`flow/config.mk`:
```
export PLATFORM = sky130hd
export DESIGN_NAME = gioco
export DESIGN_NICKNAME = gioco
export VERILOG_FILES = /design/flow/design.v
export SDC_FILE = /design/flow/constraint.sdc
export NUM_CORES = 4
export LEC_CHECK = 0
export ABC_AREA = 1
export CAP_MARGIN = 20
export CORE_MARGIN = 2
export CORE_UTILIZATION = 72
export CTS_CLUSTER_SIZE = 20
export GPL_ROUTABILITY_DRIVEN = 0
export PLACE_DENSITY_LB_ADDON = 0.02
export SLEW_MARGIN = 25
```
`flow/constraint.sdc`:
```
create_clock -name core_clock -period 12.1 [get_ports {i_clk}]
set_input_delay 2.4200 -clock core_clock [delete_from_list [all_inputs] [get_ports {i_clk}]]
set_output_delay 2.4200 -clock core_clock [all_outputs]
set_load 0.01 [all_outputs]
```
`flow/design.v`:
```
module flipflop(clk,en,rst,i_xdirpal,i_ydirpal,i_xnav,i_ynav,i_xpal,i_ypal,i_bri1,i_bri2,i_bri3, i_bri4,i_bri5,i_bri6,i_bri7, i_bri8,
				i_bri9, i_bri10,o_bri1,o_bri2,o_bri3, o_bri4,o_bri5,o_bri6,o_bri7, o_bri8, o_bri9, o_bri10,
				i_life, o_life, i_brick, o_brick, i_red1, i_red2, i_red3, i_red4, i_blue5, i_blue6, i_blue7, o_red1,o_red2,o_red3,o_red4,
				o_blue5, o_blue6, o_blue7,o_xdirpal,o_ydirpal,o_xnav,o_ynav,o_xpal,o_ypal
);
input clk,en,rst;
input i_xdirpal, i_ydirpal;
input [9:0] i_xnav,i_ynav,i_xpal,i_ypal;
input i_bri1,i_bri2,i_bri3, i_bri4,i_bri5,i_bri6,i_bri7, i_bri8,i_bri9,i_bri10 ;
output reg [9:0] o_xnav,o_ynav,o_xpal,o_ypal;
output reg  o_xdirpal,o_ydirpal;
output reg o_bri1,o_bri2,o_bri3, o_bri4,o_bri5,o_bri6,o_bri7, o_bri8, o_bri9, o_bri10; 
output reg [1:0] o_life;
output reg [3:0] o_brick;
input [1:0]  i_life;
input [3:0]  i_brick;
input [1:0] i_red1, i_red2, i_red3, i_red4;
input[1:0] i_blue5, i_blue6, i_blue7;
output reg [1:0]  o_red1,o_red2,o_red3,o_red4;
output reg [1:0]   o_blue5, o_blue6, o_blue7;
parameter IX_NAV = 10'd 320;	 
parameter IY_NAV = 10'd 470;
parameter IX_PAL = 10'd 320;	 
parameter IY_PAL = 10'd 450;
parameter VITE = 2'd 3;
parameter BLOCCHI = 4'd 10;
parameter RED = 2'd 3;
parameter BLUE = 2'd 2;
always@(posedge clk)
	if(rst) begin							 
				o_bri1<=1'b1;
				o_bri2<=1'b1;
				o_bri3<=1'b1;
				o_bri4<=1'b1;
				o_bri5<=1'b1;
				o_bri6<=1'b1;
				o_bri7<=1'b1;
				o_bri8<=1'b1;
				o_bri9<=1'b1;
				o_bri10<=1'b1;
				o_xdirpal<=1'b0;
				o_xnav<=IX_NAV;
				o_xpal<=IX_PAL;
				o_ydirpal<=1'b0;
				o_ynav<=IY_NAV;
				o_ypal<=IY_PAL;				
				o_life<=VITE;
				o_brick<=BLOCCHI;
				o_blue5<=BLUE;
				o_blue6<=BLUE;
				o_blue7<=BLUE;
				o_red1<=RED;
				o_red2<=RED;
				o_red3<=RED;
				o_red4<=RED;
			end
	else if(en) begin							 
				o_bri1<=i_bri1;
				o_bri2<=i_bri2;
				o_bri3<=i_bri3;
				o_bri4<=i_bri4;
				o_bri5<=i_bri5;
				o_bri6<=i_bri6;
				o_bri7<=i_bri7;
				o_bri8<=i_bri8;
				o_bri9<=i_bri9;
				o_bri10<=i_bri10;
				o_xdirpal<=i_xdirpal;
				o_xnav<=i_xnav;
				o_xpal<=i_xpal;
				o_ydirpal<=i_ydirpal;
				o_ynav<=i_ynav;
				o_ypal<=i_ypal;
				o_life<=i_life;
				o_brick<=i_brick;
				o_blue5<=i_blue5;
				o_blue6<=i_blue6;
				o_blue7<=i_blue7;
				o_red1<=i_red1;
				o_red2<=i_red2;
				o_red3<=i_red3;
				o_red4<=i_red4;
			end
endmodule
module gioco(
	i_ani_stb,														 
	i_clk,															 
	i_rst,															 
	i_animate,														 
	i_dx, 															 
	i_sx,																 
	i_start,															 
	o_x1_pal, o_x2_pal,											 
	o_y1_pal, o_y2_pal,
	o_x1_nav, o_x2_nav,											 
	o_y1_nav, o_y2_nav,
	bri1,bri2,bri3,bri4,bri5,bri6,bri7,bri8,bri9,bri10, 
	ok, ko,															 
	ff_life															 
);
input i_ani_stb, i_clk, i_rst, i_animate, i_dx, i_sx, i_start;
output [9:0] o_x1_pal, o_x2_pal, o_y1_pal, o_y2_pal, o_x1_nav, o_x2_nav, o_y1_nav, o_y2_nav;
output reg bri1,bri2,bri3,bri4,bri5,bri6,bri7,bri8,bri9,bri10;
output reg ok,ko;												
output [1:0] ff_life;
wire ff_bri1, ff_bri2, ff_bri3, ff_bri4,ff_bri5, ff_bri6, ff_bri7, ff_bri8,ff_bri9, ff_bri10;
wire [9:0] ff_x_nav,ff_y_nav,ff_x_pal,ff_y_pal;	
wire ff_x_dirpal,ff_y_dirpal;							
wire [3:0] ff_brick;
wire [1:0] ff_red1,ff_red2,ff_red3,ff_red4;
wire [1:0] ff_blue5,ff_blue6,ff_blue7;
parameter H_SIZE_BRI = 10'd 32;					 
parameter L_SIZE_BRI = 10'd 10; 					 
parameter H_SIZE_NAV = 10'd 32; 					 
parameter L_SIZE_NAV = 10'd 3;  					 
parameter IX_NAV = 10'd 320;						 
parameter IY_NAV = 10'd 470;						 
parameter D_WIDTH = 10'd 640; 				 	 
parameter D_HEIGHT = 10'd 480;					 
parameter H_SIZE_PAL = 10'd 2;					 
parameter IX_PAL = 10'd 320;						 
parameter IY_PAL = 10'd 460;						 
parameter VITE = 2'd 3;								 
parameter BLOCCHI = 4'd 10;						 
parameter ROSSO = 2'd 3;							 
parameter BLU = 2'd 2;								 
parameter wait1=4'b 0000;							 
parameter s0=4'b 0001;
parameter val=4'b 0010;
parameter win=4'b 0100;
parameter go=4'b 1000;
reg [3:0] snext,sreg;								
reg[9:0] x_nav;										 
reg[9:0] y_nav;										 
reg[9:0] x_pal;										 
reg[9:0] y_pal;										 
reg x_dir_pal;											 
reg y_dir_pal;											 
reg [1:0] life;										
reg [3:0] brick;
reg [1:0] red1,red2,red3,red4;
reg [1:0] blue5,blue6,blue7;
assign o_x1_nav = x_nav - H_SIZE_NAV;   
assign o_x2_nav = x_nav + H_SIZE_NAV;   
assign o_y1_nav = y_nav -L_SIZE_NAV; 	 
assign o_y2_nav = y_nav + L_SIZE_NAV;   
assign o_x1_pal = x_pal - H_SIZE_PAL;	 
assign o_x2_pal = x_pal + H_SIZE_PAL;	 
assign o_y1_pal = y_pal -H_SIZE_PAL;	 
assign o_y2_pal = y_pal + H_SIZE_PAL;	 
flipflop ff(									 
	.clk(i_clk),						
	.en(i_ani_stb),
	.rst(i_rst),
	.i_xdirpal(x_dir_pal),			
	.i_ydirpal(y_dir_pal),
	.i_xnav(x_nav),
	.i_ynav(y_nav),
	.i_xpal(x_pal),
	.i_ypal(y_pal),
	.i_bri1(bri1),
	.i_bri2(bri2),
	.i_bri3(bri3),
	.i_bri4(bri4),
	.i_bri5(bri5),
	.i_bri6(bri6),
	.i_bri7(bri7),
	.i_bri8(bri8),
	.i_bri9(bri9),
	.i_bri10(bri10),
	.i_life(life),
	.i_brick(brick),
	.i_red1(red1),
	.i_red2(red2),
	.i_red3(red3),
	.i_red4(red4),
	.i_blue5(blue5),
	.i_blue6(blue6),
	.i_blue7(blue7),
	.o_xdirpal(ff_x_dirpal),		 
	.o_ydirpal(ff_y_dirpal),
	.o_xnav(ff_x_nav),
	.o_ynav(ff_y_nav),
	.o_xpal(ff_x_pal),
	.o_ypal(ff_y_pal),
	.o_bri1(ff_bri1),
	.o_bri2(ff_bri2),
	.o_bri3(ff_bri3),
	.o_bri4(ff_bri4),
	.o_bri5(ff_bri5),
	.o_bri6(ff_bri6),
	.o_bri7(ff_bri7),
	.o_bri8(ff_bri8),
	.o_bri9(ff_bri9),
	.o_bri10(ff_bri10),
	.o_life(ff_life),
	.o_brick(ff_brick),
	.o_red1(ff_red1),
	.o_red2(ff_red2),
	.o_red3(ff_red3),
	.o_red4(ff_red4),
	.o_blue5(ff_blue5),
	.o_blue6(ff_blue6),
	.o_blue7(ff_blue7)
);
always@(posedge i_clk)				 
		if(i_rst)						 
			sreg<=wait1;
		else if(i_ani_stb) sreg<=snext;
always@(*)								 
		case(sreg)
			wait1:if(!i_start) snext=s0;							 
					else snext=wait1;
			s0:   if(i_animate&&i_ani_stb) snext=val; 		 
					else snext=s0;
			val:															 
				 if(!ff_life)
					snext=go;
				 else if(!ff_brick)
					snext=win;
				 else if(!(i_animate&&i_ani_stb))
						snext=s0;
				 else snext = val;
			win: if(!i_start) snext=wait1;						 
				  else snext=win;
			go:  if(!i_start) snext=wait1;						 
				  else snext=go;
			default: snext=wait1;
		endcase
always@(*)								 
	begin
		x_dir_pal=0;					 
		y_dir_pal=0;
		x_nav=IX_NAV;
		y_nav=IY_NAV;
		x_pal=IX_PAL;
		y_pal=IY_PAL;
		bri1=1;
		bri2=1;
		bri3=1;
		bri4=1;
		bri5=1;
		bri6=1;
		bri7=1;
		bri8=1;
		bri9=1;
		bri10=1;
		life=VITE;
		brick=BLOCCHI;
		ok=0;
		ko=0;
		red1=ROSSO;
		red2=ROSSO;
		red3=ROSSO;
		red4=ROSSO;
		blue5=BLU;
		blue6=BLU;
		blue7=BLU;
		case(sreg)
			wait1:				
				begin
					x_dir_pal=0;		
					y_dir_pal=0;
					x_nav=IX_NAV;
					y_nav=IY_NAV;
					x_pal=IX_PAL;
					y_pal=IY_PAL;
				   bri1=1;
					bri2=1;
					bri3=1;
					bri4=1;
					bri5=1;
					bri6=1;
					bri7=1;
					bri8=1;
					bri9=1;
					bri10=1;
					life=VITE;
					brick=BLOCCHI;
					red1=ROSSO;
					red2=ROSSO;
					red3=ROSSO;
					red4=ROSSO;
					blue5=BLU;
					blue6=BLU;
					blue7=BLU;
				end
		val: 
			begin
				x_dir_pal=ff_x_dirpal;						
				y_dir_pal=ff_y_dirpal;
				x_nav=ff_x_nav;
				y_nav=ff_y_nav;
				x_pal=ff_x_pal;
				y_pal=ff_y_pal;
				bri1=ff_bri1;
				bri2=ff_bri2;
				bri3=ff_bri3;
				bri4=ff_bri4;
				bri5=ff_bri5;
				bri6=ff_bri6;
				bri7=ff_bri7;
				bri8=ff_bri8;
				bri9=ff_bri9;
				bri10=ff_bri10;
				life=ff_life;
				brick=ff_brick;
				red1=ff_red1;
				red2=ff_red2;
				red3=ff_red3;
				red4=ff_red4;
				blue5=ff_blue5;
				blue6=ff_blue6;
				blue7=ff_blue7;
				x_pal = (x_dir_pal) ? x_pal + 10'd 2 : x_pal - 10'd 2;  		
				y_pal = (y_dir_pal) ? y_pal + 10'd 2 : y_pal - 10'd 2;
				if (i_sx==1 && i_dx==0)										 
					begin															 
					x_nav =x_nav+10'd 3;										 
						if (x_nav >= (D_WIDTH-H_SIZE_NAV-12'd 1))		 
							x_nav = (D_WIDTH-H_SIZE_NAV-10'd 1);		 
					end
				else if(i_dx==1 && i_sx ==0)								 
					begin
					x_nav = x_nav - 10'd 3;									 
						if (x_nav <= H_SIZE_NAV+12'd 1)					 
							x_nav = H_SIZE_NAV + 10'd 1;					 
					end
						else 
							x_nav=x_nav;										 
				if((y_pal <= 73)&&(y_pal >= 71))
				begin
					if((x_pal >= 140)&&(x_pal <=202)&&bri1)  
						begin
							y_dir_pal =1;  
							red1=red1-2'd 1;
							if(!red1)
								begin
									brick = brick -4'd 1;
									bri1= 1'd 0;
								end
						end
					if((x_pal >= 232)&&(x_pal <=296)&&bri2)  
						begin
							y_dir_pal =1;  
							red2=red2-2'd 1;
							if(!red2)
								begin
									brick = brick -4'd 1;	
									bri2= 1'd 0;
								end
						end
				if((x_pal >=346)&&(x_pal <=410)&&bri3)  
					begin
						y_dir_pal =1;  
						red3=red3-2'd 1;
						if(!red3)
							begin
								brick = brick -4'd 1;
								bri3= 1'd 0;
							end
					end
				if((x_pal >= 440)&&(x_pal <=504)&&bri4)  
					begin
						y_dir_pal =1;  
						red4=red4-2'd 1;
						if(!red4)
							begin
								brick = brick -4'd 1;
								bri4=1'd 0;
							end
					end
			end
	if((y_pal <= 123)&&(y_pal >= 121))
			begin
			if((x_pal >= 184)&&(x_pal <=248)&&bri5)  
					begin
					y_dir_pal =1;  
					blue5=blue5-2'd 1;
					if(!blue5)
					begin
						brick = brick -4'd 1;	
						bri5= 1'd 0;
					end
					end
				if((x_pal >= 288)&&(x_pal <=352)&&bri6)  
					begin
					y_dir_pal =1;  
					blue6=blue6-2'd 1;
					if(!blue6)
						begin	
							brick = brick -4'd 1;	
							bri6=1'd 0;
						end
					end	
				if((x_pal >= 392)&&(x_pal <=456)&&bri7)  
					begin
					y_dir_pal =1;  
					blue7=blue7-2'd 1;
					if(!blue7)
					begin
					brick = brick -4'd 1;	
					bri7= 1'd 0;
					end
					end
			end
		if((y_pal <= 173)&&(y_pal >= 171))
		begin 	if((x_pal >= 232)&&(x_pal <=296)&&bri8)  
					begin
					y_dir_pal =1;  
					bri8= 1'd 0;
				brick = brick -4'd 1;	
					end
				if((x_pal >= 346)&&(x_pal <=410)&&bri9)  
					begin
					y_dir_pal =1;  
					bri9= 1'd 0;
				brick = brick -4'd 1;	
					end
			end
			if((y_pal <= 203)&&(y_pal >= 201)&&bri10)
			begin
			if((x_pal >= 288)&&(x_pal <=352))  
					begin
					y_dir_pal =1;  
					bri10= 1'd 0;	
					brick = brick -4'd 1;
					end		
			end
			if((y_pal<=70)&&(y_pal>=50))
			begin
			if((x_pal<=205)&&(x_pal>=203)&&bri1)
					begin
						x_dir_pal=1;	 
						red1=red1-2'd 1;
						if(!red1)
						begin
						bri1=1'd 0;	
						brick = brick -4'd 1;
						end
					end
			if((x_pal<=205)&&(x_pal>=203)&&bri2)
					begin
						x_dir_pal=1;	 
						red2=red2-2'd 1;
						if(!red2)
						begin
						bri2=1'd 0;
					brick = brick -4'd 1;	
					end
					end
			if((x_pal<=413)&&(x_pal>=411)&&bri3)
						begin
							x_dir_pal=1;	 
						red3=red3-2'd 1;
					if(!red3)	begin	bri3=1'd 0;	
							brick = brick -4'd 1;
						end
						end
			if((x_pal<=507)&&(x_pal>=505)&&bri4)
						begin
							x_dir_pal=1;	 
							red4=red4-2'd 1;
							if(!red4)
							begin
							bri4=1'd 0;	
							brick = brick -4'd 1;
							end
						end
if((x_pal>=135)&&(x_pal<=137)&&bri1)
						begin
							x_dir_pal=0;	 
							red1=red1-2'd 1;
							if(!red1)
							begin
							bri1=1'd 0;	
							brick = brick -4'd 1;
							end
							end
			if((x_pal>=229)&&(x_pal<=231)&&bri2)
						begin
							x_dir_pal=0;	 
							red2=red2-2'd 1;
							if(!red2)
							begin
							bri2=1'd 0;	
							brick = brick -4'd 1;
							end
						end
			if((x_pal>=343)&&(x_pal<=345)&&bri3)
						begin
							x_dir_pal=0;	 
							red3=red3-2'd 1;
							if(!red3)
							begin
							bri3=1'd 0;	
							brick = brick -4'd 1;
							end
						end
			if((x_pal>=437)&&(x_pal<=439)&&bri4)
						begin
							x_dir_pal=0;	 
							red4=red4-2'd 1;
							if(!red4)
							begin
							bri4=1'd 0;	
							brick = brick -4'd 1;
							end
						end
				end
	if((y_pal<=120)&&(y_pal>=100))	
		begin
		if((x_pal<=251)&&(x_pal>=249)&&bri5)
						begin
							x_dir_pal=1;	 
							blue5=blue5-2'd 1;
							if(!blue5)
							begin 
							bri5=1'd 0;	
							brick = brick -4'd 1;
							end
							end
			if((x_pal<=355)&&(x_pal>=353)&&bri6)	 
						begin
							x_dir_pal=1;	 
							blue6=blue6-2'd 1;
							if(!blue6)
							begin
							bri6=1'd 0;	
							brick = brick -4'd 1;
							end
					end
			if((x_pal<=459)&&(x_pal>=457)&&bri7)	 
						begin
							x_dir_pal=1;	 
							blue7=blue7-2'd 1;
							if(!blue7)
							begin
							bri7=1'd 0;	
							brick = brick -4'd 1;
							end
						end
	if((x_pal>=181)&&(x_pal<=183)&&bri5)
						begin
							x_dir_pal=0;	 
							blue5=blue5-2'd 1;
							if(!blue5)
							begin
							bri5=1'd 0;	
							brick = brick -4'd 1;
							end
						end
			if((x_pal>=285)&&(x_pal<=287)&&bri6)
						begin
							x_dir_pal=0;	 
							blue6=blue6-2'd 1;
							if(!blue6)
							begin
							bri6=1'd 0;	
							brick = brick -4'd 1;
							end
						end	
			if((x_pal>=389)&&(x_pal<=391)&&bri7)
						begin
							x_dir_pal=0;	 
							blue7=blue7-2'd 1;
							if(!blue7)
							begin
							bri7=1'd 0;				
							brick = brick -4'd 1;
							end
						end	
	end
			if((y_pal<=170)&&(y_pal>=150))
			begin
			if((x_pal<=299)&&(x_pal>=297)&&bri8)
						begin
							x_dir_pal=1;	 
							bri8=1'd 0;	
							brick = brick -4'd 1;
						end	
			if((x_pal<=349)&&(x_pal>=347)&&bri9)	 
						begin
							x_dir_pal=1;	 
							bri9=1'd 0;	
							brick = brick -4'd 1;
						end
if((x_pal>=229)&&(x_pal<=231)&&bri8)	 
						begin
							x_dir_pal=0;	 
							bri8=1'd 0;	
							brick = brick -4'd 1;
						end
			if((x_pal>=343)&&(x_pal<=345)&&bri9)	 
						begin
							x_dir_pal=0;	 
							bri9=1'd 0;	
							brick = brick -4'd 1;
						end	
	end
					if((y_pal<=220)&&(y_pal>=200)&&bri10)	 
				begin	
				if((x_pal<=355)&&(x_pal>=353))
				begin
							x_dir_pal=1;	 
							bri10=1'd 0;	
							brick = brick -4'd 1;
						end			
			if((x_pal>=285)&&(x_pal<=287)) 
			begin
							x_dir_pal=0;	 
							bri10=1'd 0;
							brick = brick -4'd 1;	
						end	
			end	
			if((y_pal>=47)&&(y_pal<=49))
		begin	
			if((x_pal >= 138)&&(x_pal <=202)&&bri1)  
					begin
						y_dir_pal = 0;  
						red1=red1-2'd 1;
						if(!red1)
						begin
						bri1 = 1'd 0; 
						brick = brick -4'd 1;
						end
						end
				if((x_pal >= 232)&&(x_pal <=296)&&bri2)  
					begin
						y_dir_pal = 0;  
						red2=red2-2'd 1;
						if(!red2)
						begin
						bri2 =  1'd 0; 
						brick = brick -4'd 1;
						end
					end
				if((x_pal >= 346)&&(x_pal <=410)&&bri3)  
					begin
						y_dir_pal = 0;  
						red3=red3-2'd 1;
						if(!red3)
						begin
						bri3 =  1'd 0;
						brick = brick -4'd 1;	
						end
					end
				if((x_pal >= 440)&&(x_pal <=504)&&bri4)  
					begin
						y_dir_pal = 0;  
						red4=red4-2'd 1;
						if(!red4)
						begin
						bri4 =  1'd 0;
						brick = brick -4'd 1;	
						end
					end	
	end	
		if((y_pal>=97)&&(y_pal<=99))
			begin
			if((x_pal >= 184)&&(x_pal <=248)&&bri5)  
					begin
						y_dir_pal = 0;  
						blue5=blue5-2'd 1;
						if(!blue5)
						begin
						bri5 =  1'd 0;
						brick = brick -4'd 1;	
						end
					end	
				if((x_pal >= 288)&&(x_pal <=352)&&bri6)  
					begin
						y_dir_pal = 0;  
						blue6=blue6-2'd 1;
						if(!blue6)
						begin
						bri6 =  1'd 0; 
						brick = brick -4'd 1;
						end
					end	
				if((x_pal >= 392)&&(x_pal <=456)&&bri7)  
					begin
						y_dir_pal = 0;  
						blue7=blue7-2'd 1;
						if(!blue7)
						begin
						bri7 =  1'd 0; 
						brick = brick -4'd 1;
						end
					end
			end
			if((y_pal>=147)&&(y_pal<=149))
		begin 
			if((x_pal >= 232)&&(x_pal <=296)&&bri8)  
					begin
						y_dir_pal = 0;  
						bri8 =  1'd 0;
						brick = brick -4'd 1;	
					end
				if((x_pal >=346)&&(x_pal <=410)&&bri9)  
					begin
						y_dir_pal = 0;  
						bri9 =  1'd 0;
						brick = brick -4'd 1;	
					end	
			end
			if((y_pal>=197)&&(y_pal<=199))
				if((x_pal >= 288)&&(x_pal <=352)&&bri10)  
					begin
						y_dir_pal = 0;  
						bri10 =  1'd 0;
						brick = brick -4'd 1;	
					end
			if(x_pal <= H_SIZE_PAL+1)					 
				x_dir_pal=1;							 
			if(x_pal >= (D_WIDTH-H_SIZE_PAL-1))			 
				x_dir_pal = 0;							 
			if (y_pal <= H_SIZE_PAL + 1)		 
				y_dir_pal = 1;				 
			if (y_pal>=463)								
				if ((x_pal >= x_nav-H_SIZE_NAV)&&(x_pal <= x_nav + H_SIZE_NAV))	 
					y_dir_pal = 0;							 
				else 
					begin								
						life=life-2'b01;
						x_pal = IX_PAL;
						y_pal = IY_PAL;
						x_nav = IX_NAV;
					end
		end
		s0:
			begin
				x_dir_pal=ff_x_dirpal;						 
				y_dir_pal=ff_y_dirpal;
				x_nav=ff_x_nav;
				y_nav=ff_y_nav;
				x_pal=ff_x_pal;
				y_pal=ff_y_pal;
				bri1=ff_bri1;
				bri2=ff_bri2;
				bri3=ff_bri3;
				bri4=ff_bri4;
				bri5=ff_bri5;
				bri6=ff_bri6;
				bri7=ff_bri7;
				bri8=ff_bri8;
				bri9=ff_bri9;
				bri10=ff_bri10;
				life=ff_life;
				brick=ff_brick;
				red1=ff_red1;
				red2=ff_red2;
				red3=ff_red3;
				red4=ff_red4;
				blue5=ff_blue5;
				blue6=ff_blue6;
				blue7=ff_blue7;
			end
		win:begin
					ok=1;
			 end
		go:begin
					ko=1;
			end
	   default:
			begin
				x_dir_pal=0;
				y_dir_pal=0;
				x_nav=IX_NAV;
				y_nav=IY_NAV;
				x_pal=IX_PAL;
				y_pal=IY_PAL;
				bri1=1;
				bri2=1;
				bri3=1;
				bri4=1;
				bri5=1;
				bri6=1;
				bri7=1;
				bri8=1;
				bri9=1;
				bri10=1;
				life=VITE;
				brick=BLOCCHI;
				ok=0;
				ko=0;
				red1=ROSSO;
				red2=ROSSO;
				red3=ROSSO;
				red4=ROSSO;
				blue5=BLU;
				blue6=BLU;
				blue7=BLU;
			end
		endcase
end			
endmodule
```
`flow/run.sh`:
```
#!/bin/bash
# the make line also repeats each setting of config.mk as NAME=value (left out here)
make -C /OpenROAD-flow-scripts/flow DESIGN_CONFIG=/design/flow/config.mk WORK_HOME=/design/flow/orfs CLKGATE_MAP_FILE= finish
```
==> notes.md, run 1 <==
Observations from the implementation run.

Run status:
- The run stopped with a tool error.
- It got as far as 3_5_place_dp and failed there.
- The tool reported: "[ERROR DPL-0033] detailed placement checks failed during check placement".

Synthesis:
- The run puts the synthesized area per cell at 5.618 um^2.
- The synthesis report lists the most area-consuming cells as sky130_fd_sc_hd__nand2_1 (16%), sky130_fd_sc_hd__inv_1 (12%), sky130_fd_sc_hd__nand3_1 (11%).
- The run puts the simple-gate area share of the yosys netlist at 44.61%.
- During synthesis, Yosys emitted a total of 2 warnings.
- For this run, the register share of the synthesized area comes to 10.50%.
- The largest total area in the synthesized netlist belongs to sky130_fd_sc_hd__nand2_1.
- The run puts the number of enable-type register cells in the synthesized netlist at 0.
- Yosys instantiated no cell more often than sky130_fd_sc_hd__nand2_1.
- The synthesized netlist has a Yosys-reported chip area of 14680 um^2.
- The number of nets handed over by synthesis was 2731.
- The run puts the XOR/XNOR share of the synthesized area at 6.248%.
- The run puts the summed instance area of the synthesized netlist at 14680 um^2.
- Synthesis handed over a netlist of 2613 instances.
- Synthesis inferred 77 register bits.
- The top cell type by area accounts for 15.57% of the synthesized area.
- The run gives the most used flip-flop cell after synthesis as sky130_fd_sc_hd__dfxtp_1.
- For this run, asynchronously set or reset flops after synthesis account for 0%.
- In the synthesized netlist, mux cells make up 0% of the area.
- The run gives the area fraction in compound gates after synthesis as 14.33%.
- Counting distinct cell types in the post-synthesis netlist gives 63.
- The run gives the biggest combinational cell group after synthesis as simple AND/OR/NAND/NOR gates.
- By count the netlist is led by sky130_fd_sc_hd__nand2_1 (609), sky130_fd_sc_hd__inv_1 (461), sky130_fd_sc_hd__nand3_1 (333), sky130_fd_sc_hd__nor2_1 (221), sky130_fd_sc_hd__o21ai_0 (125).
- For this design, Yosys synthesis ends with a cell count of 2613.
- The run gives the post-synthesis adder-cell area fraction as 9.564%.

Die:
- The run gives the core utilization at floorplan as 73.01%.
- The run gives the placeable core area as 20100 um^2.
- The run puts the total die size at 21550 um^2.
- The run puts the number of I/O pins at 101.
- The die is 146.8 um wide.
- The die is 146.8 um tall.
- For reference, the placement row count at floorplan is 52.

Placement:
- The count of buffers added on input and output ports is 100.
==> per-stage QoR <==
stage	area [um^2]	setup TNS (ns)
after global placement	19690	-7.831
after floorplan	14850	-6.610
==> inputs of run 2 (changes only) <==
Settings changed: CAP_MARGIN 20 to 40, CTS_CLUSTER_DIAMETER set to 396, CTS_CLUSTER_SIZE 20 to 98, GPL_ROUTABILITY_DRIVEN 0 to not set, PLACE_DENSITY set to 0.87, PLACE_DENSITY_LB_ADDON 0.02 to not set, SLEW_MARGIN 25 to 20, TNS_END_PERCENT set to 15.
Clock period 12.1 ns to 17.0 ns, I/O delays scaled along.
==> run 2 against run 1 <==
Net effect: the flow stops in 5_1_grt; synthesized cell count did not move; area after synthesis did not move; die area did not move.
==> notes.md, run 2 <==
Observations from the implementation run.

Run status:
- The flow did not finish.
- According to the logs, the last stage reached was 5_1_grt.
- The first error in the log reads "[ERROR GRT-0116] Global routing finished with congestion. Check the congestion regions in the DRC Viewer".

CTS:
- Looking at the clock tree report, the H-tree level count equals 3.
- The run puts the clock tree buffer depth at 2.
- The run gives the clock sink count as 77.
- The run gives the total CTS buffers as 9.
- The cell sitting at the root of the clock tree is a sky130_fd_sc_hd__clkbuf_16.

Die:
- The run gives the overall die height as 146.8 um (unchanged).
- The number of I/O pins is 101 (unchanged).
- The placeable core area was 20100 um^2 (unchanged).
- The core utilization at floorplan came to 73.01% (unchanged).
- The run gives the number of placement rows as 52 (unchanged).
- The run puts the total die size at 21550 um^2 (unchanged).
- The horizontal die dimension was 146.8 um (unchanged).

Placement:
- The run puts the worst slack at placement at -1.256 ns.
- The total of buffers placed on input and output ports is 100 (unchanged).
- Counting tap cells, the placed design contains a total of 3094 instances.
- The run gives the half-perimeter wire length after placement as 41.11 mm.
- In this run the cell area measured after placement is 17010 um^2.
- RePlAce ended its routability-driven mode at a weighted congestion of 1.077.

Synthesis:
- The run gives the tally of yosys warning messages as 2 (unchanged).
- The area fraction in compound gates after synthesis was 14.33% (unchanged).
- The run puts the chip area line of the yosys report at 14680 um^2 (unchanged).
- The number of nets produced by synthesis came to 2731 (unchanged).
- The run puts the number of standard cells after synthesis at 2613 (unchanged).
- The run gives the summed instance area of the synthesized netlist as 14680 um^2 (unchanged).
- sky130_fd_sc_hd__nand2_1 takes more of the synthesized area than any other cell.
- The run puts the async set-or-reset flop fraction in the synthesized netlist at 0% (unchanged).
- The run gives the total cells reported by yosys after synthesis as 2613 (unchanged).
- By count the netlist is led by sky130_fd_sc_hd__nand2_1 (609), sky130_fd_sc_hd__inv_1 (461), sky130_fd_sc_hd__nand3_1 (333), sky130_fd_sc_hd__nor2_1 (221), sky130_fd_sc_hd__o21ai_0 (125).
- The run gives the simple-gate area share of the yosys netlist as 44.61% (unchanged).
- The number of enable-type register cells in the synthesized netlist came to 0 (unchanged).
- Grouping non-sequential cells by family puts the most area in simple AND/OR/NAND/NOR gates.
- The sequential-to-total area share from yosys stat is 10.50% (unchanged).
- The synthesis stats list as the most numerous cell sky130_fd_sc_hd__nand2_1.
- The area fraction of the dominant cell type after synthesis is 15.57% (unchanged).
- For this run, the leading register cell type out of synthesis is sky130_fd_sc_hd__dfxtp_1.
- The synthesized area per cell is 5.618 um^2 (unchanged).
- The synthesis report lists the most area-consuming cells as sky130_fd_sc_hd__nand2_1 (16%), sky130_fd_sc_hd__inv_1 (12%), sky130_fd_sc_hd__nand3_1 (11%).
- The run puts the post-synthesis adder-cell area fraction at 9.564% (unchanged).
- The run gives the mux cell area share after synthesis as 0% (unchanged).
- The run gives the XOR/XNOR share of the synthesized area as 6.248% (unchanged).
- The run puts the synthesis-stage register bit count at 77 (unchanged).
- The run gives the distinct cell type count after synthesis as 63 (unchanged).

Global route:
- The run gives the total congestion overflow as 458.
- Global routing used 89.37% of the available tracks.
## run 2: metal layers
layer,GRT overflow,GRT usage [%]
met1,34,85.92
met2,246,102.6
met3,15,79.16
met4,158,92.18
met5,5,63.86
## run 2: repair_timing
item                                    in CTS
hold buffers                                 0
endpoints found under the hold margin        0
pin swaps                                   94
buffers inserted                           149
endpoints found under the setup margin       2
resized                                    117
==> inputs of run 3 (changes only) <==
Settings changed: ABC_AREA 1 to not set, CAP_MARGIN 40 to 35, CORE_UTILIZATION 72 to 70, CTS_CLUSTER_DIAMETER 396 to not set, CTS_CLUSTER_SIZE 98 to 21, MIN_ROUTING_LAYER set to met1, PLACE_DENSITY 0.87 to not set, TNS_END_PERCENT 15 to not set.
Clock period 17.0 ns to 12.0 ns, I/O delays scaled along.
==> run 3 against run 2 <==
Net effect: the flow stops in 4_1_cts; synthesized cell count fell by 23%; die area fell by 2.9%; area after synthesis fell by 5.7%.
==> notes.md, run 3 <==
Observations from the implementation run.

Die:
- The run gives the number of I/O pins as 101 (unchanged).
- The run puts the horizontal die dimension at 144.6 um (-1.5%).
- The run gives the placeable core area as 19460 um^2 (-3.2%).
- The run puts the overall die height at 144.6 um (-1.5%).
- The run gives the number of placement rows as 51 (-1.9%).
- The core utilization at floorplan came to 71.11% (-1.9 points).
- The run gives the total die size as 20910 um^2 (-2.9%).

Synthesis:
- The run gives the area fraction of the dominant cell type after synthesis as 11.14% (-4.4 points).
- The run puts the synthesized area per cell at 6.913 um^2 (+23%).
- The run gives the most used flip-flop cell after synthesis as sky130_fd_sc_hd__dfxtp_1.
- The run puts the mux cell area share after synthesis at 2.522% (+2.5 points).
- The run gives the simple-gate area share of the yosys netlist as 31.00% (-14 points).
- In the synthesized netlist, the cells that appear most often are sky130_fd_sc_hd__nand2_1 (208), sky130_fd_sc_hd__nor2_1 (203), sky130_fd_sc_hd__o21ai_0 (125), sky130_fd_sc_hd__ha_1 (109), sky130_fd_sc_hd__xnor2_1 (104).
- The run puts the number of standard cells after synthesis at 2002 (-23%).
- The run gives the tally of yosys warning messages as 2 (unchanged).
- The run puts the number of enable-type register cells in the synthesized netlist at 0 (unchanged).
- The sequential-to-total area share from yosys stat came to 11.14% (+0.64 points).
- The synthesis-stage register bit count is 77 (unchanged).
- The area fraction in compound gates after synthesis was 26.43% (+12 points).
- The run gives the top cell type by instance count after synthesis as sky130_fd_sc_hd__nand2_1.
- The run puts the distinct cell type count after synthesis at 107 (+70%).
- The run puts the post-synthesis adder-cell area fraction at 10.23% (+0.66 points).
- The main area contributors are sky130_fd_sc_hd__dfxtp_1 (11%), sky130_fd_sc_hd__ha_1 (9.9%), sky130_fd_sc_hd__xnor2_1 (6.6%).
- The XOR/XNOR share of the synthesized area is 11.90% (+5.6 points).
- The run puts the async set-or-reset flop fraction in the synthesized netlist at 0% (unchanged).
- The run gives the summed instance area of the synthesized netlist as 13840 um^2 (-5.7%).
- Yosys shows that the main logic family after synthesis is simple AND/OR/NAND/NOR gates.
- The chip area line of the yosys report is 13840 um^2 (-5.7%).
- The run puts the total cells reported by yosys after synthesis at 2002 (-23%).
- The number of nets produced by synthesis was 2120 (-22%).
- Sorting the Yosys area breakdown by cell type puts at the top sky130_fd_sc_hd__dfxtp_1.

Placement:
- The final weighted congestion in routability-driven placement was 1.270 (+18%).
- The run puts the total of buffers placed on input and output ports at 100 (unchanged).
- The run puts the worst slack at placement at -5.062 ns (-3.806 ns).
- The run gives the half-perimeter wire length after placement as 55.09 mm (+34%).

Run status:
- The first error in the log reads "[ERROR DPL-0033] detailed placement checks failed during check placement".
- According to the logs, the last stage reached was 4_1_cts.
- The flow did not finish.
==> run 3: metrics by stage <==
stage | setup TNS (ns) | util (%) | instances | instance area, um^2
2_1_floorplan | -8.019 | - | 2002 | 14210
3_3_place_gp | -7.122 | 95.36 | 2722 | 18560
3_5_place_dp | -9.493 | 95.38 | 2723 | 18560
==> inputs of run 4 (changes only) <==
Settings changed: CAP_MARGIN 35 to 20, CORE_UTILIZATION 70 to 72, CTS_CLUSTER_DIAMETER set to 197, CTS_CLUSTER_SIZE 21 to 40, MIN_ROUTING_LAYER met1 to not set, SLEW_MARGIN 20 to 30.
Clock period 12.0 ns to 16.9 ns, I/O delays scaled along.
==> run 4 against run 3 <==
Net effect: the run fails in 5_1_grt; synthesized cell count unchanged; die area decreased by 2.7%; area after synthesis unchanged.
==> notes.md, run 4 <==
Observations from the implementation run.

CTS:
- The run gives the clock sink count as 77.
- The run gives the number of H-tree branching levels as 3.
- The run gives the clock tree buffer depth as 2.
- The tree is rooted in a sky130_fd_sc_hd__clkbuf_16.
- The CTS report gives the tree buffer count as 9.

Die:
- The core utilization at floorplan was 73.74% (+2.6 points).
- The total die size was 20350 um^2 (-2.7%).
- The number of I/O pins is 101 (unchanged).
- The run puts the overall die height at 142.6 um (-1.4%).
- The run puts the placeable core area at 18770 um^2 (-3.6%).
- The horizontal die dimension was 142.6 um (-1.4%).
- The number of placement rows is 50 (-2.0%).

Synthesis:
- The run puts the number of nets produced by synthesis at 2120 (unchanged).
- The run gives the top cell type by instance count after synthesis as sky130_fd_sc_hd__nand2_1.
- The synthesis-stage register bit count was 77 (unchanged).
- The run puts the async set-or-reset flop fraction in the synthesized netlist at 0% (unchanged).
- The area fraction of the dominant cell type after synthesis is 11.14% (unchanged).
- The synthesized area per cell is 6.913 um^2 (unchanged).
- The XOR/XNOR share of the synthesized area was 11.90% (unchanged).
- Of all cell types, the one taking the most synthesized area is sky130_fd_sc_hd__dfxtp_1.
- The run gives the total cells reported by yosys after synthesis as 2002 (unchanged).
- The post-synthesis adder-cell area fraction is 10.23% (unchanged).
- In the synthesized netlist, the dominant kind of combinational cell is simple AND/OR/NAND/NOR gates.
- The run gives the chip area line of the yosys report as 13840 um^2 (unchanged).
- The run gives the mux cell area share after synthesis as 2.522% (unchanged).
- The area fraction in compound gates after synthesis is 26.43% (unchanged).
- The run puts the number of enable-type register cells in the synthesized netlist at 0 (unchanged).
- After synthesis, the most frequently instantiated cells are sky130_fd_sc_hd__nand2_1 (208), sky130_fd_sc_hd__nor2_1 (203), sky130_fd_sc_hd__o21ai_0 (125), sky130_fd_sc_hd__ha_1 (109), sky130_fd_sc_hd__xnor2_1 (104).
- The simple-gate area share of the yosys netlist was 31.00% (unchanged).
- The number of standard cells after synthesis came to 2002 (unchanged).
- The run gives the sequential-to-total area share from yosys stat as 11.14% (unchanged).
- The main area contributors are sky130_fd_sc_hd__dfxtp_1 (11%), sky130_fd_sc_hd__ha_1 (9.9%), sky130_fd_sc_hd__xnor2_1 (6.6%).
- The tally of yosys warning messages is 2 (unchanged).
- The run gives the most used flip-flop cell after synthesis as sky130_fd_sc_hd__dfxtp_1.
- The run puts the distinct cell type count after synthesis at 107 (unchanged).
- The run gives the summed instance area of the synthesized netlist as 13840 um^2 (unchanged).

Run status:
- The run stopped with a tool error.
- The tool reported: "[ERROR GRT-0232] Routing congestion too high. Check the congestion heatmap in the GUI".
- The stage where the run came to a stop is 5_1_grt.

Placement:
- The run gives the number of instances in the placed design as 2318 (-15%).
- The run gives the half-perimeter wire length after placement as 39.67 mm (-28%).
- The run puts the final weighted congestion in routability-driven placement at 1.209 (-4.8%).
- The run gives the total of buffers placed on input and output ports as 100 (unchanged).
- The run puts the worst slack at placement at -0.6897 ns (+4.372 ns).
- The run gives the placed standard-cell area as 15550 um^2 (-16%).

Global route:
- The run gives the aggregate global-route resource usage as 76.61%.
- The run puts the total congestion overflow at 57.
## run 4: layer usage
| metal | overflow | track usage (%) |
|---|---|---|
| met1 | 3 | 77.94 |
| met2 | 31 | 91.93 |
| met3 | 2 | 64.08 |
| met4 | 21 | 67.54 |
| met5 | 0 | 45.86 |
## run 4: repair_timing
item	4_1_cts
buffers inserted	37
pin swaps	33
endpoints found under the setup margin	2
hold buffers	0
gates resized	39
==> inputs of run 5 (changes only) <==
Settings changed: ABC_AREA set to 1, CAP_MARGIN 20 to 35, CTS_CLUSTER_DIAMETER 197 to 49, CTS_CLUSTER_SIZE 40 to 73, MIN_ROUTING_LAYER set to met1, PLACE_DENSITY set to 0.35, SLEW_MARGIN 30 to 20.
Clock period 16.9 ns to 16.6 ns, I/O delays scaled along.
==> run 5 against run 4 <==
Net effect: the flow again stops in 5_1_grt; synthesized cell count rose by 31%; area after synthesis rose by 6.1%; die area rose by 5.9%.
==> notes.md, run 5 <==
Observations from the implementation run.

Synthesis:
- Among all flip-flop cells after synthesis, the most frequent one is sky130_fd_sc_hd__dfxtp_1.
- The run gives the simple-gate area share of the yosys netlist as 44.61% (+14 points).
- The run puts the distinct cell type count after synthesis at 63 (-41%).
- The run gives the tally of yosys warning messages as 2 (unchanged).
- The mux cell area share after synthesis is 0% (-2.5 points).
- The main area contributors are sky130_fd_sc_hd__nand2_1 (16%), sky130_fd_sc_hd__inv_1 (12%), sky130_fd_sc_hd__nand3_1 (11%).
- The run gives the cell type with the largest total area as sky130_fd_sc_hd__nand2_1.
- Yosys reports that the most numerous cell types are sky130_fd_sc_hd__nand2_1 (609), sky130_fd_sc_hd__inv_1 (461), sky130_fd_sc_hd__nand3_1 (333), sky130_fd_sc_hd__nor2_1 (221), sky130_fd_sc_hd__o21ai_0 (125).
- The synthesis-stage register bit count is 77 (unchanged).
- The number of enable-type register cells in the synthesized netlist is 0 (unchanged).
- The run gives the number of nets produced by synthesis as 2731 (+29%).
- The run gives the chip area line of the yosys report as 14680 um^2 (+6.1%).
- The run gives the biggest combinational cell group after synthesis as simple AND/OR/NAND/NOR gates.
- The total cells reported by yosys after synthesis is 2613 (+31%).
- The run puts the XOR/XNOR share of the synthesized area at 6.248% (-5.6 points).
- The run gives the async set-or-reset flop fraction in the synthesized netlist as 0% (unchanged).
- The run gives the area fraction in compound gates after synthesis as 14.33% (-12 points).
- The run puts the synthesized area per cell at 5.618 um^2 (-19%).
- The run puts the number of standard cells after synthesis at 2613 (+31%).
- The run gives the post-synthesis adder-cell area fraction as 9.564% (-0.66 points).
- The summed instance area of the synthesized netlist came to 14680 um^2 (+6.1%).
- The most frequently used library cell after synthesis is sky130_fd_sc_hd__nand2_1.
- The run gives the area fraction of the dominant cell type after synthesis as 15.57% (+4.4 points).
- The run gives the sequential-to-total area share from yosys stat as 10.50% (-0.64 points).

Die:
- The run gives the core utilization at floorplan as 73.01% (-0.73 points).
- The total die size was 21550 um^2 (+5.9%).
- The placeable core area was 20100 um^2 (+7.1%).
- The horizontal die dimension is 146.8 um (+2.9%).
- The number of placement rows came to 52 (+4.0%).
- The run puts the number of I/O pins at 101 (unchanged).
- The run puts the overall die height at 146.8 um (+2.9%).

Run status:
- The tool reported: "[ERROR GRT-0232] Routing congestion too high. Check the congestion heatmap in the GUI".
- The run gives the stopping stage as 5_1_grt.
- The run stopped with a tool error.

Placement:
- The run gives the placed standard-cell area as 17140 um^2 (+10%).
- The run puts the final weighted congestion in routability-driven placement at 1.096 (-9.4%).
- The half-perimeter wire length after placement was 41.72 mm (+5.2%).
- The run gives the number of instances in the placed design as 3107 (+34%).
- The run puts the worst slack at placement at -1.346 ns (-0.6567 ns).
- The run puts the total of buffers placed on input and output ports at 100 (unchanged).

CTS:
- The run puts the number of H-tree branching levels at 3 (unchanged).
- The run gives the clock root buffer as sky130_fd_sc_hd__clkbuf_16.
- The clock sink count came to 77 (unchanged).
- The run puts the total CTS buffers at 9 (unchanged).
- The run puts the clock tree buffer depth at 2 (unchanged).

Global route:
- The run puts the aggregate global-route resource usage at 72.66%.
- The run puts the total congestion overflow at 8.
[run 5: routing by layer]
| metal | global-route usage, % | overflow |
|---|---|---|
| met1 | 72.08 | 0 |
| met2 | 92.68 | 4 |
| met3 | 54.44 | 0 |
| met4 | 71.94 | 4 |
| met5 | 22.50 | 0 |
[run 5: through the flow]
step / power, mW / TNS, ns
2_1_floorplan: 0.4840 / 0
3_3_place_gp: 0.6251 / -1.057
3_5_place_dp: 0.6464 / -2.590
4_1_cts: 0.8819 / -1.739
[run 5: what timing repair did]
action / CTS
buffers inserted: 72
endpoints found under the setup margin: 2
resized: 51
pin swaps: 41
hold buffers: 0
==> inputs of run 6 (changes only) <==
Settings changed: ABC_AREA 1 to not set, CAP_MARGIN 35 to 20, CORE_UTILIZATION 72 to 40, CTS_CLUSTER_DIAMETER 49 to not set, CTS_CLUSTER_SIZE 73 to not set, MIN_ROUTING_LAYER met1 to not set, PLACE_DENSITY 0.35 to not set, SETUP_SLACK_MARGIN set to 0.73.
Clock period 16.6 ns to 21.6 ns, I/O delays scaled along.
==> run 6 against run 5 <==
Net effect: the run now finishes clean; area after synthesis down 5.7%; synthesized cell count decreased by 23%; die area rose by 68%.
==> notes.md, run 6 <==
Figures from the flow reports.

Run status:
- The flow ran to the end and the layout has no timing, DRC or antenna violations.

Worst setup path:
- The run gives the signal arrival time at the worst endpoint as 19.77 ns.
- The run puts the highest cell delay on the worst timing path at 0.51 ns.
- OpenSTA lists the critical path endpoint as ff.o_brick[3].
- The slowest stage of the critical path belongs to the cell sky130_fd_sc_hd__fa_1.
- The run gives the worst path required time as 21.85 ns.
- The worst setup path is launched from a register.
- The report shows a maximum critical-path fanout of 13.
- The run gives the register-to-register setup slack as 2.08 ns.
- The run gives the count of cell instances traversed by the critical path as 88.
- The run puts the cell count of the worst reg-to-reg path at 88.
- The run puts the count of buffering cells on the critical path with inverters included at 4.
- The run gives the terminus of the critical flop-to-flop path as ff.o_brick[3].
- The run gives the launching element of the worst setup path as ff.o_xpal[1].
- The run gives the category of cells accounting for the largest share of critical-path delay as adder cells.
- Among the stages of the critical path, the cell type that occurs most often is sky130_fd_sc_hd__ha_1.
- The worst register-to-register path begins at ff.o_xpal[1].
- The run gives the endpoint class of the critical path as a register.
- For reference, the most critical setup path is categorized as reg2reg.

Power and ir drop:
- The run gives the leakage power as 6.056 nW.
- The run gives the group drawing the most power as combinational logic.
- Sequential power for this build is 0.153 mW.
- Per the power-grid run, VDD falls by no more than 0.03829 mV.
- The run puts the power dissipated in the clock network at 0.158 mW.
- The run puts the portion of total power attributed to combinational logic at 45.9%.
- The run puts the reported net switching power at 0.2588 mW.
- Power attributed to combinational cells is 0.264 mW.
- The run puts the power density normalized to cell area at 36.69 nW/um^2.
- In this run switching power makes up 44.93% of total power.
- The run puts the clock share of power at 27.5%.
- The run puts the internal power consumption at 0.3171 mW.
- The power report attributes to the sequential group a share of 26.7%.

Cells and area:
- The run gives the number of fill cells in the layout as 3551.
- The run gives the area growth from synthesis to layout as 13.42%.
- The run gives the combined area of the multi-input logic cells as 11500 um^2.
- The run gives the storage element area as 1546 um^2.
- The run puts the net count reported at finish at 2164.

Synthesis:
- The run puts the XOR/XNOR share of the synthesized area at 11.90% (+5.6 points).
- The run puts the area fraction of the dominant cell type after synthesis at 11.14% (-4.4 points).
- The total cells reported by yosys after synthesis came to 2002 (-23%).
- The tally of yosys warning messages is 2 (unchanged).
- The run puts the number of enable-type register cells in the synthesized netlist at 0 (unchanged).
- The run gives the async set-or-reset flop fraction in the synthesized netlist as 0% (unchanged).
- The run puts the synthesized area per cell at 6.913 um^2 (+23%).
- The synthesis-stage register bit count is 77 (unchanged).
- Yosys instantiated no cell more often than sky130_fd_sc_hd__nand2_1.
- Yosys reports that the most numerous cell types are sky130_fd_sc_hd__nand2_1 (208), sky130_fd_sc_hd__nor2_1 (203), sky130_fd_sc_hd__o21ai_0 (125), sky130_fd_sc_hd__ha_1 (109), sky130_fd_sc_hd__xnor2_1 (104).
- The run gives the most used flip-flop cell after synthesis as sky130_fd_sc_hd__dfxtp_1.
- The run puts the sequential-to-total area share from yosys stat at 11.14% (+0.64 points).
- The run gives the biggest combinational cell group after synthesis as simple AND/OR/NAND/NOR gates.
- The biggest area contributor in the post-synthesis netlist is sky130_fd_sc_hd__dfxtp_1.
- The run puts the number of nets produced by synthesis at 2120 (-22%).
- The run gives the area fraction in compound gates after synthesis as 26.43% (+12 points).
- The run puts the number of standard cells after synthesis at 2002 (-23%).
- The run gives the chip area line of the yosys report as 13840 um^2 (-5.7%).
- The simple-gate area share of the yosys netlist is 31.00% (-14 points).
- Sorting the synthesized cells by area gives the leading types as sky130_fd_sc_hd__dfxtp_1 (11%), sky130_fd_sc_hd__ha_1 (9.9%), sky130_fd_sc_hd__xnor2_1 (6.6%).
- The post-synthesis adder-cell area fraction came to 10.23% (+0.66 points).
- The distinct cell type count after synthesis came to 107 (+70%).
- The run puts the mux cell area share after synthesis at 2.522% (+2.5 points).
- The summed instance area of the synthesized netlist is 13840 um^2 (-5.7%).

Timing:
- Dividing the final minimum period by the clock period gives 90.36%.
- The run puts the maximum clock frequency at 51.23 MHz.
- Between clock sinks in the finished design, the worst skew comes to 0.01364 ns.
- The run gives the post-route worst setup slack as 2.081 ns.
- For the pin with the worst max-slew slack, the measured transition is 1.091 ns.
- The run gives the number of pins with negative max-slew slack in the final report as 0.
- The run puts the number of failing hold endpoints at the final stage at 0.
- The run puts the worst relative slew slack at 26.22%.
- The run puts the time the final worst path needs with I/O delays and setup at 19.52 ns.
- Setup repair after global routing left no endpoint under its margin.
- The run gives the total of endpoints with negative setup slack in the final report as 0.
- The run puts the sum of negative setup slack at 0 ns.

Global route:
- Routing resource usage on met1 recorded by global route was 40.30%.
- After global routing the overflow that remains totals 0.
- The run puts the number of global-route vias before repair at 14790.
- The run gives the met2 usage in global routing as 49.38%.
- The first global-routing pass estimated 87.15 mm of wire.
- The run puts the initial antenna violation count at 0.
- In this run the most used layer during global routing was met2.
- The run puts the aggregate global-route resource usage at 31.03%.
- Entering global routing, the biggest net connects 59 pins.
- Global routing consumed, on the met3 layer, 4.630% of the routing resources.

Drt:
- The run puts the count of antenna diodes in the layout at 0.
- The run gives the average vias per placed instance as 6.354.
- The run gives the post-detailed-route count of antenna-violating nets as 0.
- After detailed routing, the number of remaining DRC violations is 0.
- In this run, the number of DRC markers left after iteration 0 of detailed routing was 1721.
- The run puts the post-detailed-route wirelength per cell at 22.83 um.
- Wires add up to 57.21 mm.
- The run puts the routed via count at 15920.
- The run gives the total iterations of the first detailed-routing run as 6.

Die:
- The run puts the number of placement rows at 68 (+31%).
- The horizontal die dimension came to 190.0 um (+29%).
- The run gives the placeable core area as 34290 um^2 (+71%).
- The run puts the core utilization at floorplan at 40.36% (-33 points).
- The run puts the number of I/O pins at 101 (unchanged).
- The run gives the total die size as 36100 um^2 (+68%).
- The run gives the overall die height as 190.0 um (+29%).

CTS:
- The run puts the clock tree buffer depth at 2 (unchanged).
- The run puts the clock insertion delay at the later pin of the skew report at 0.37 ns.
- The run gives the clock transition at the registers of the reported paths as 0.08 ns.
- The run puts the hold buffer count at cts at 0 (unchanged).
- The run puts the clock sink count at 77 (unchanged).
- The run puts the number of H-tree branching levels at 3 (unchanged).
- The run puts the total CTS buffers at 9 (unchanged).
- TritonCTS built the clock tree.
- CTS placed an instance of sky130_fd_sc_hd__clkbuf_16 at the clock tree root.

Worst hold path:
- Checking hold timing, the worst path is listed with class reg2reg.
- The run gives the startpoint of the most critical hold path as ff.o_red3[1].
- The run gives the cell count of the worst hold path as 1.
- The endpoint of the worst hold path is reported as ff.o_red3[1].

Job:
- The run puts the number of max-cap violations at 0.
- The run gives the number of warnings in the stage logs as 36.

Placement:
- The run puts the total of buffers placed on input and output ports at 100 (unchanged).
- The half-perimeter wire length after placement came to 44.76 mm (+7.3%).
- The worst slack at placement was 0.8944 ns (+2.241 ns).
- The run puts the final weighted congestion in routability-driven placement at 1.032 (-5.9%).
run 6: metal layers:
metal | part of all wire [%] | up-vias
met5 | 0 | -
met2 | 44 | 787
met3 | 8.0 | 166
met4 | 5.6 | 0
met1 | 42 | 7549
li1 | - | 7420
run 6: repair_timing:
| item | 4_1_cts | 5_1_grt |
|---|---|---|
| setup endpoints to repair | 0 | 2 |
| setup buffers | 0 | 9 |
| resized | 0 | 31 |
run 6: stage by stage:
stage,total power [mW],instance area [um^2],hold slack (ns),cells,util (%)
final,0.5759,15700,0.5026,2506,45.78
after global routing,0.6018,15700,0.5280,2506,45.78
after CTS,0.5658,15510,0.4994,2497,45.23
after global placement,0.4057,15220,0.4732,2481,44.38
after floorplan,0.3159,13840,0.4527,2002,-
after detailed placement,0.4075,15220,0.4814,2481,44.38
run 6: final cells by class:
cell class	instances	share of cell area [%]
Multi-Input combinational cell	1703	73.25
Sequential cell	77	9.853
Timing Repair Buffer	153	8.880
Tap cell	455	3.627
Inverter	102	2.535
Clock buffer	9	1.435
Clock inverter	7	0.4225
==> inputs of run 7 (changes only) <==
Settings changed: ABC_AREA set to 1, CAP_MARGIN 20 to 35, CORE_UTILIZATION 40 to 58, CTS_CLUSTER_DIAMETER set to 48, CTS_CLUSTER_SIZE set to 21, MIN_ROUTING_LAYER set to met1, PLACE_DENSITY_LB_ADDON set to 0.1, SETUP_SLACK_MARGIN 0.73 to 1.31, TNS_END_PERCENT set to 5.
Clock period 21.6 ns to 12.5 ns, I/O delays scaled along.
==> run 7 against run 6 <==
Net effect: non-clock buffer count up 493; sequential share of layout area down 2.6 points; cell area up 36%; largest power group unchanged; clock skew down 0.0017 ns; routed wire length up 11%; the layout now fails its checks (negative setup slack); via count up 32%.
==> notes.md, run 7 <==
Figures from the flow reports.

Global route:
- The run puts the initial antenna violation count at 0 (unchanged).
- The run puts the total congestion overflow at 0 (unchanged).
- The global-route wire length before repair came to 89.67 mm (+2.9%).
- The largest net degree at the start of global routing came to 25 (-58%).
- The number of global-route vias before repair is 19110 (+29%).
- The run gives the aggregate global-route resource usage as 41.61% (+11 points).

Power and ir drop:
- The run gives the reported net switching power as 0.6049 mW (+130%).
- The run gives the switching share of power as 44.73% (-0.20 points).
- The run gives the share of total power in sequential cells as 19.0% (-7.7 points).
- The run gives the group drawing the most power as combinational logic.
- The run gives the worst voltage drop across the vdd grid as 0.05955 mV (+56%).
- The run puts the sequential logic power at 0.258 mW (+69%).
- The combinational cell power was 0.823 mW (+210%).
- The run gives the clock share of power as 20.1% (-7.4 points).
- The power density normalized to cell area came to 63.48 nW/um^2 (+73%).
- The run gives the leakage power as 10.99 nW (+81%).
- The run puts the power dissipated in the clock network at 0.272 mW (+72%).
- The portion of total power attributed to combinational logic was 60.8% (+15 points).
- The internal power consumption is 0.7473 mW (+140%).

Synthesis:
- The run puts the number of enable-type register cells in the synthesized netlist at 0 (unchanged).
- The total cells reported by yosys after synthesis came to 2613 (+31%).
- The simple-gate area share of the yosys netlist came to 44.61% (+14 points).
- The run gives the sequential-to-total area share from yosys stat as 10.50% (-0.64 points).
- The run puts the chip area line of the yosys report at 14680 um^2 (+6.1%).
- The run gives the number of standard cells after synthesis as 2613 (+31%).
- The run gives the area fraction of the dominant cell type after synthesis as 15.57% (+4.4 points).
- The run gives the summed instance area of the synthesized netlist as 14680 um^2 (+6.1%).
- The run gives the biggest combinational cell group after synthesis as simple AND/OR/NAND/NOR gates.
- The run gives the distinct cell type count after synthesis as 63 (-41%).
- sky130_fd_sc_hd__nand2_1 is the most common cell in the netlist.
- The run puts the async set-or-reset flop fraction in the synthesized netlist at 0% (unchanged).
- Among all flip-flop cells after synthesis, the most frequent one is sky130_fd_sc_hd__dfxtp_1.
- The synthesized design spends more area on one cell type than any other, namely sky130_fd_sc_hd__nand2_1.
- Sorting the synthesized cells by area gives the leading types as sky130_fd_sc_hd__nand2_1 (16%), sky130_fd_sc_hd__inv_1 (12%), sky130_fd_sc_hd__nand3_1 (11%).
- The run puts the post-synthesis adder-cell area fraction at 9.564% (-0.66 points).
- The synthesis-stage register bit count was 77 (unchanged).
- The run gives the area fraction in compound gates after synthesis as 14.33% (-12 points).
- The XOR/XNOR share of the synthesized area came to 6.248% (-5.6 points).
- In the synthesized netlist, the cells that appear most often are sky130_fd_sc_hd__nand2_1 (609), sky130_fd_sc_hd__inv_1 (461), sky130_fd_sc_hd__nand3_1 (333), sky130_fd_sc_hd__nor2_1 (221), sky130_fd_sc_hd__o21ai_0 (125).
- The run gives the tally of yosys warning messages as 2 (unchanged).
- The synthesized area per cell came to 5.618 um^2 (-19%).
- The run gives the number of nets produced by synthesis as 2731 (+29%).
- The mux cell area share after synthesis is 0% (-2.5 points).

Worst setup path:
- Grouping stages by cell kind, the critical path spends the most delay in simple AND/OR/NAND/NOR gates.
- The most critical setup path has its startpoint at ff.o_xdirpal.
- The run gives the startpoint kind of the worst setup timing path as a register.
- The highest cell delay on the worst timing path came to 0.38 ns (-0.13 ns).
- The run puts the peak fanout along the critical path at 8 (-5).
- The run gives the cell occurring most often along the worst timing path as sky130_fd_sc_hd__nand2_1.
- The run puts the count of buffering cells on the critical path with inverters included at 14 (+10).
- The worst register-to-register path begins at ff.o_xdirpal.
- The run gives the endpoint class of the critical path as a register.
- The run gives the worst path required time as 12.76 ns (-9.09 ns).
- The run puts the signal arrival time at the worst endpoint at 17.20 ns (-2.57 ns).
- The run gives the slowest library cell on the worst path as sky130_fd_sc_hd__dfxtp_4.
- For the worst reg-to-reg path, the endpoint reported by OpenROAD is ff.o_brick[3].
- The critical path in this run is classified as reg2reg.
- The run puts the cell count of the worst reg-to-reg path at 130 (+48%).
- In this run the worst setup path terminates at ff.o_brick[3].
- The run gives the register-to-register setup slack as -4.44 ns (-6.52 ns).
- The run gives the count of cell instances traversed by the critical path as 130 (+48%).

Cells and area:
- The run gives the post-route core utilization as 85.09% (+39 points).
- From synthesis to final layout, the design area changed by 45.12%.
- The run gives the number of fill cells in the layout as 1648 (-54%).
- The run puts the storage element area at 1546 um^2 (unchanged).
- The run gives the combined area of the multi-input logic cells as 12030 um^2 (+4.6%).
- The run puts the net count reported at finish at 3330 (+54%).

Drt:
- The run gives the count of antenna diodes in the layout as 0 (unchanged).
- The run gives the post-detailed-route DRC marker count as 0 (unchanged).
- The average vias per placed instance is 5.944 (-6.4%).
- The run gives the final wirelength as 63.27 mm (+11%).
- The run puts the routed via count at 21080 (+32%).
- The run gives the total iterations of the first detailed-routing run as 8 (+2).
- The post-detailed-route count of antenna-violating nets is 0 (unchanged).
- The post-detailed-route wirelength per cell is 17.84 um (-22%).
- The run puts the initial DRC count at 2294 (+33%).

Timing:
- The slew of the pin with the lowest slew margin came to 0.8329 ns (-0.2584 ns).
- Setup repair after global routing could not meet its margin everywhere.
- The maximum clock frequency was 59.03 MHz (+15%).
- The run gives the worst relative slew slack as 43.96% (+18 points).
- The run gives the final clock period utilization by the worst path as 135.5% (+45 points).
- The run puts the worst-case hold slack at 0.4526 ns (-0.05002 ns).
- The post-route worst setup slack is -4.440 ns (-6.521 ns).
- The run gives the total of endpoints with negative setup slack in the final report as 3 (+3).
- The run gives the time the final worst path needs with I/O delays and setup as 16.94 ns (-2.579 ns).
- The number of pins with negative max-slew slack in the final report was 0 (unchanged).
- The worst clock skew came to 0.01192 ns (-0.001716 ns).
- The number of failing hold endpoints at the final stage was 0 (unchanged).

Run status:
- The run did not pass the layout checks because of negative setup slack.
- The flow ran to the end, but the layout failed its checks.

Die:
- The run puts the number of placement rows at 58 (-15%).
- The run puts the overall die height at 163.1 um (-14%).
- The placeable core area is 25040 um^2 (-27%).
- The run puts the core utilization at floorplan at 58.63% (+18 points).
- The run gives the total die size as 26600 um^2 (-26%).
- The horizontal die dimension was 163.1 um (-14%).
- The run puts the number of I/O pins at 101 (unchanged).

CTS:
- The run gives the TritonCTS clock tree as built.
- The clock tree buffer depth came to 2 (unchanged).
- The run puts the clock transition at the registers of the reported paths at 0.07 ns (about the same).
- The run gives the hold buffer count at cts as 0 (unchanged).
- The total CTS buffers was 9 (unchanged).
- The run gives the clock root buffer as sky130_fd_sc_hd__clkbuf_16.
- The run gives the clock sink count as 77 (unchanged).
- The clock insertion delay at the later pin of the skew report came to 0.36 ns (about the same).
- The run gives the number of H-tree branching levels as 3 (unchanged).

Placement:
- The half-perimeter wire length after placement came to 46.61 mm (+4.2%).
- The final weighted congestion in routability-driven placement was 1.002 (-2.9%).
- The total of buffers placed on input and output ports came to 100 (unchanged).

Worst hold path:
- Looking at the hold checks, the worst path lands on ff.o_ynav[9].
- The run gives the startpoint of the most critical hold path as ff.o_ynav[9].
- Checking hold timing, the worst path is listed with class reg2reg.
- The run puts the cell count of the worst hold path at 2 (+1).

Job:
- The run gives the number of warnings in the stage logs as 39 (+8.3%).
- The number of max-cap violations is 0 (unchanged).
-- run 7: per-stage QoR --
step                power, mW  TNS (ns)  cell area (um^2)  std cells  setup WS [ns]
floorplan              0.6487    -5.810             14850       2613         -2.965
global placement       0.9486    -7.059             19720       3487         -3.487
detailed placement     0.9775    -8.885             19790       3491         -4.188
CTS                     1.253    -8.252             20300       3514         -3.921
global route            1.421    -12.04             21300       3547         -5.326
finish                  1.352    -9.272             21300       3547         -4.440
-- run 7: metal layers --
| metal | up-vias | global-route usage [%] | wire (um) |
|---|---|---|---|
| met5 | - | 0 | 0 |
| met4 | 0 | 29.85 | 5432 |
| met3 | 429 | 6.805 | 5987 |
| met2 | 1360 | 71.51 | 28810 |
| met1 | 9543 | 46.71 | 23040 |
| li1 | 9751 | - | - |
-- run 7: what timing repair did --
| item | in CTS | in global routing |
|---|---|---|
| endpoints found under the setup margin | 3 | 15 |
| buffers inserted | 7 | 33 |
| pin swaps | 22 | 90 |
| gates resized | 36 | 172 |
-- run 7: cell type report --
type	count	share of cell area, %
clock inverters	5	0.1997
repair buffers	646	24.18
well taps	330	1.938
flip-flops and latches	77	7.259
clock buffers	11	1.186
inverters	491	8.781
multi-input cells	1987	56.45
==> inputs of run 8 (changes only) <==
Settings changed: ABC_AREA 1 to not set, CAP_MARGIN 35 to 20, CORE_UTILIZATION 58 to 21, CTS_CLUSTER_DIAMETER 48 to not set, CTS_CLUSTER_SIZE 21 to not set, MIN_ROUTING_LAYER met1 to not set, PLACE_DENSITY_LB_ADDON 0.1 to not set, SETUP_SLACK_MARGIN 1.31 to not set, TNS_END_PERCENT 5 to not set.
Clock period 12.5 ns to 27.4 ns, I/O delays scaled along.
==> run 8 against run 7 <==
Net effect: the run now finishes clean; count of clock-buffer cells in the layout decreased by 2; register-to-register slack improved by 11 ns; sequential power decreased by 53%; clock skew increased by 0.0032 ns; hold slack improved by 0.042 ns; global-route usage decreased by 25 points; largest power group unchanged; sequential cell count unchanged; power decreased by 66%; die area increased to 2.6 times the previous value; area after synthesis decreased by 5.7%.
==> notes.md, run 8 <==
Figures from the flow reports.

Worst setup path:
- The run puts the register-to-register setup slack at 6.21 ns (+10.65 ns).
- The run puts the count of buffering cells on the critical path with inverters included at 5 (-9).
- Per STA, the startpoint of the critical path is ff.o_xpal[1].
- Looking at the reg2reg group, the worst path ends at ff.o_brick[3].
- The run puts the peak fanout along the critical path at 14 (+6).
- Per the STA report, the cell with the highest stage delay on the worst path is sky130_fd_sc_hd__xnor2_1.
- The run gives the highest cell delay on the worst timing path as 0.83 ns (+0.45 ns).
- STA classifies the critical path startpoint as a register.
- The run gives the critical path capture point as ff.o_brick[3].

Worst hold path:
- The run gives the startpoint of the most critical hold path as ff.o_red3[1].

Drt:
- The run puts the initial DRC count at 1694 (-26%).
- The run gives the met1 wire length as 25.52 mm (+11%).
- The run puts the sum of met3 wire segment lengths after detailed routing at 4.244 mm (-29%).
- The total iterations of the first detailed-routing run came to 6 (-2).

Power and ir drop:
- The run puts the internal power consumption at 0.2650 mW (-65%).
- The power density normalized to cell area is 29.05 nW/um^2 (-54%).
- The run puts the combinational cell power at 0.201 mW (-76%).
- The run puts the sequential logic power at 0.122 mW (-53%).
- The largest share of the power goes to combinational logic.

Placement:
- The run gives the total of buffers placed on input and output ports as 100 (unchanged).
- The number of instances in the placed design is 2887 (-17%).

Timing:
- The sum of negative setup slack came to 0 ns (+9.272 ns).
- The run gives the slew of the pin with the lowest slew margin as 1.129 ns (+0.2963 ns).
- The final clock period utilization by the worst path is 77.33% (-58 points).
- The run gives the number of pins with negative max-slew slack in the final report as 0 (unchanged).
- The run puts the worst-case hold slack at 0.4948 ns (+0.04219 ns).
- The run gives the post-route worst setup slack as 6.213 ns (+10.65 ns).
- The number of failing hold endpoints at the final stage is 0 (unchanged).

Synthesis:
- The synthesis-stage register bit count is 77 (unchanged).
- The run gives the XOR/XNOR share of the synthesized area as 11.90% (+5.6 points).
- The run gives the distinct cell type count after synthesis as 107 (+70%).
- The run gives the synthesized area per cell as 6.913 um^2 (+23%).
- The run puts the sequential-to-total area share from yosys stat at 11.14% (+0.64 points).
- The run gives the area fraction of the dominant cell type after synthesis as 11.14% (-4.4 points).
- The main area contributors are sky130_fd_sc_hd__dfxtp_1 (11%), sky130_fd_sc_hd__ha_1 (9.9%), sky130_fd_sc_hd__xnor2_1 (6.6%).
- The run gives the async set-or-reset flop fraction in the synthesized netlist as 0% (unchanged).
- The run puts the summed instance area of the synthesized netlist at 13840 um^2 (-5.7%).
- The run gives the post-synthesis adder-cell area fraction as 10.23% (+0.66 points).
- The run gives the chip area line of the yosys report as 13840 um^2 (-5.7%).

Job:
- The run gives the number of max-cap violations as 0 (unchanged).

Die:
- The run gives the core utilization at floorplan as 21.13% (-38 points).
- The run puts the number of I/O pins at 101 (unchanged).

Global route:
- The aggregate global-route resource usage came to 16.66% (-25 points).
- The run puts the number of global-route vias before repair at 14320 (-25%).

Cells and area:
- The run gives the cell area after layout as 16040 um^2 (-25%).
- The combined area of the multi-input logic cells came to 11400 um^2 (-5.2%).

Run status:
- The flow ran to the end and the layout has no timing, DRC or antenna violations.

CTS:
- The clock insertion delay at the later pin of the skew report came to 0.38 ns (+0.02 ns).
- The post-cts gate resize count was 0 (-100%).
-- run 8: layout make-up --
cell class | count | area share, %
flip-flops and latches | 77 | 9.617
diodes | 1 | 0.01560
multi-input cells | 1703 | 71.07
well taps | 864 | 6.739
clock inverters | 7 | 0.6552
inverters | 102 | 2.402
clock buffers | 9 | 1.404
repair buffers | 141 | 8.096
-- run 8: per-layer routing --
metal / global-route usage [%] / up-vias
met5: 0 / -
met4: 7.476 / 0
met3: 2.049 / 128
met2: 26.29 / 680
met1: 22.59 / 7379
li1: - / 7383
Power figures rest on the tool's default switching activity, not on a simulated workload.
